==> yarrow: inputs <==
==> flow/design.v <==
module softmax_4 (
    input wire clk,
    input wire reset,
    input wire start,
    input wire [15:0] in0, in1, in2, in3,     
    output reg [7:0] out0, out1, out2, out3, 
    output reg done
);
    parameter IDLE = 2'd0, EXP = 2'd1, DIVIDE = 2'd2, DONE = 2'd3;
    reg [1:0] state;
    reg [15:0] exp0, exp1, exp2, exp3;
    wire [17:0] sum_exp;
    reg [7:0] result0, result1, result2, result3;
    always @(posedge clk or posedge reset) begin
        if (reset)
            state <= IDLE;
        else begin
            case (state)
                IDLE:    state <= (start) ? EXP : IDLE;
                EXP:     state <= DIVIDE;
                DIVIDE:  state <= DONE;
                DONE:    state <= IDLE;
                default: state <= IDLE;
            endcase
        end
    end
    wire [31:0] x_sq0, x_sq1, x_sq2, x_sq3;
    assign x_sq0 = in0 * in0;
    assign x_sq1 = in1 * in1;
    assign x_sq2 = in2 * in2;
    assign x_sq3 = in3 * in3;
    assign sum_exp = exp0 + exp1 + exp2 + exp3;
    always @(posedge clk) begin
        if (reset) begin
            exp0 <= 0; exp1 <= 0; exp2 <= 0; exp3 <= 0;
            done <= 0;
        end else begin
            case (state)
                EXP: begin
                    exp0 <= 16'd256 + in0 + (x_sq0 >> 9);
                    exp1 <= 16'd256 + in1 + (x_sq1 >> 9);
                    exp2 <= 16'd256 + in2 + (x_sq2 >> 9);
                    exp3 <= 16'd256 + in3 + (x_sq3 >> 9);
                end
                DIVIDE: begin
                    if (sum_exp != 0) begin
                        result0 <= ({8'd0, exp0} * 24'd255) / sum_exp;
                        result1 <= ({8'd0, exp1} * 24'd255) / sum_exp;
                        result2 <= ({8'd0, exp2} * 24'd255) / sum_exp;
                        result3 <= ({8'd0, exp3} * 24'd255) / sum_exp;
                    end else begin
                        result0 <= 0;
                        result1 <= 0;
                        result2 <= 0;
                        result3 <= 0;
                    end
                end
                DONE: begin
                    out0 <= result0;
                    out1 <= result1;
                    out2 <= result2;
                    out3 <= result3;
                    done <= 1;
                end
                default: begin
                    done <= 0;
                end
            endcase
        end
    end
endmodule
==> flow/run.sh <==
#!/bin/bash
# the make line also repeats each setting of config.mk as NAME=value (left out here)
make -C /OpenROAD-flow-scripts/flow DESIGN_CONFIG=/design/flow/config.mk WORK_HOME=/design/flow/orfs CLKGATE_MAP_FILE= finish
==> flow/config.mk <==
export PLATFORM = sky130hd
export DESIGN_NAME = softmax_4
export DESIGN_NICKNAME = softmax_4
export VERILOG_FILES = /design/flow/design.v
export SDC_FILE = /design/flow/constraint.sdc
export NUM_CORES = 4
export LEC_CHECK = 0
export ABC_AREA = 1
export CAP_MARGIN = 20
export CORE_MARGIN = 2
export CORE_UTILIZATION = 72
export CTS_CLUSTER_DIAMETER = 351
export CTS_CLUSTER_SIZE = 98
export PLACE_DENSITY = 0.42
export SLEW_MARGIN = 20
==> flow/constraint.sdc <==
create_clock -name core_clock -period 56.0 [get_ports {clk}]
set_input_delay 11.2000 -clock core_clock [delete_from_list [all_inputs] [get_ports {clk}]]
set_output_delay 11.2000 -clock core_clock [all_outputs]
set_load 0.01 [all_outputs]
==> inputs of sierra, as changes to yarrow <==
Settings changed: CAP_MARGIN 20 to 15, CTS_CLUSTER_DIAMETER 351 to 371, HOLD_SLACK_MARGIN set to -0.09, PLACE_DENSITY 0.42 to not set.
==> flow/constraint.sdc (replaced) <==
create_clock -name core_clock -period 27.6 [get_ports {clk}]
set_input_delay 5.5200 -clock core_clock [delete_from_list [all_inputs] [get_ports {clk}]]
set_output_delay 5.5200 -clock core_clock [all_outputs]
set_load 0.01 [all_outputs]
==> inputs of pepper, as changes to yarrow <==
Settings changed: ABC_AREA 1 to not set, CORE_UTILIZATION 72 to 57, CTS_CLUSTER_DIAMETER 351 to not set, CTS_CLUSTER_SIZE 98 to not set, PLACE_DENSITY 0.42 to not set.
==> flow/constraint.sdc (replaced) <==
create_clock -name core_clock -period 48.8 [get_ports {clk}]
set_input_delay 9.7600 -clock core_clock [delete_from_list [all_inputs] [get_ports {clk}]]
set_output_delay 9.7600 -clock core_clock [all_outputs]
set_load 0.01 [all_outputs]
==> flow_summary.yaml <==
# yosys + openroad results
yosys:
  mux_share: 0.000599
  simple_gate_share: 0.226
  synthAdderAreaFrac: 0.397
  synthAoiAreaFrac: 0.130
  syn-mean-instance-area_sq_um: 6.90
  synth_cell_types: 90
run_status:
  outcome: "did not finish"
  error: "Error: detail_place.tcl, 38 bad optional access"
  failing_step: "detailed placement"
place:
  place.gp.congestion: 1.03
[end of results for sierra]
==> flow_summary.yaml <==
# generated from flow reports
run_status:
  outcome: "failed layout checks"
  violations: "negative setup slack"
place:
  place.gp.congestion: 1.00
timing:
  setup_viol: 8
  worst_slack_ps: -5040
yosys:
  synthAdderAreaFrac: 0.404
[end of results for pepper]
==> flow_summary.yaml <==
# yosys + openroad results
yosys:
  synthAdderAreaFrac: 0.397
  ys_seq_frac: 0.0331
  synth_cell_types: 90
  synthAoiAreaFrac: 0.130
  synth-edff-count: 64
  simple_gate_share: 0.226
  syn-mean-instance-area_sq_um: 6.90
  mux_share: 0.000599
place:
  place.gp.congestion: 1.05
run_status:
  outcome: "did not finish"
  failing_step: "global routing"
  error: "[ERROR GRT-0232] Routing congestion too high. Check the congestion heatmap in the GUI."
[end of results for yarrow]

==> tundra: inputs <==
// softmax_4: RTL as listed in full above, without the edits since
Settings: LEC_CHECK=0, ABC_AREA=1, CAP_MARGIN=20, CORE_MARGIN=2, CORE_UTILIZATION=72, CTS_CLUSTER_DIAMETER=303, CTS_CLUSTER_SIZE=99, PLACE_DENSITY=0.39, SLEW_MARGIN=20; clock period 55.4 ns.
run.sh (not shown) runs the stock make flow with config.mk's settings and CLKGATE_MAP_FILE=.
==> indigo (differences from tundra) <==
Settings changed: ABC_AREA 1 to unset, CORE_UTILIZATION 72 to 71, CTS_CLUSTER_DIAMETER 303 to 363, CTS_CLUSTER_SIZE 99 to 41, MAX_ROUTING_LAYER set to met4, PLACE_DENSITY 0.39 to unset.
==> flow/constraint.sdc (replaced) <==
create_clock -name core_clock -period 53.1 [get_ports {clk}]
set_input_delay 10.6200 -clock core_clock [delete_from_list [all_inputs] [get_ports {clk}]]
set_output_delay 10.6200 -clock core_clock [all_outputs]
set_load 0.01 [all_outputs]
==> impl_metrics.ini <==
; generated from flow reports
[grt]
met2_usage = 0.998
grt.met1_usage = 0.810

[yosys]
muxShareOfSynthArea = 0.000599
synth_top_area_share = 0.214
synth-adder-area-share = 0.397

[outcome]
outcome = stopped before the end
stop_stage = global routing
error = [ERROR GRT-0232] Routing congestion too high. Check the congestion heatmap in the GUI.

[place]
placedCellCount = 18100
# the run above: tundra

==> impl_metrics.ini <==
; synthesis and place-and-route metrics
[yosys]
synth-adder-area-share = 0.404

[timing]
setup_violations = 5
layout_setup_ws_ns = -2.68

[outcome]
so_faults = negative setup slack
outcome = failed layout checks
# the run above: indigo

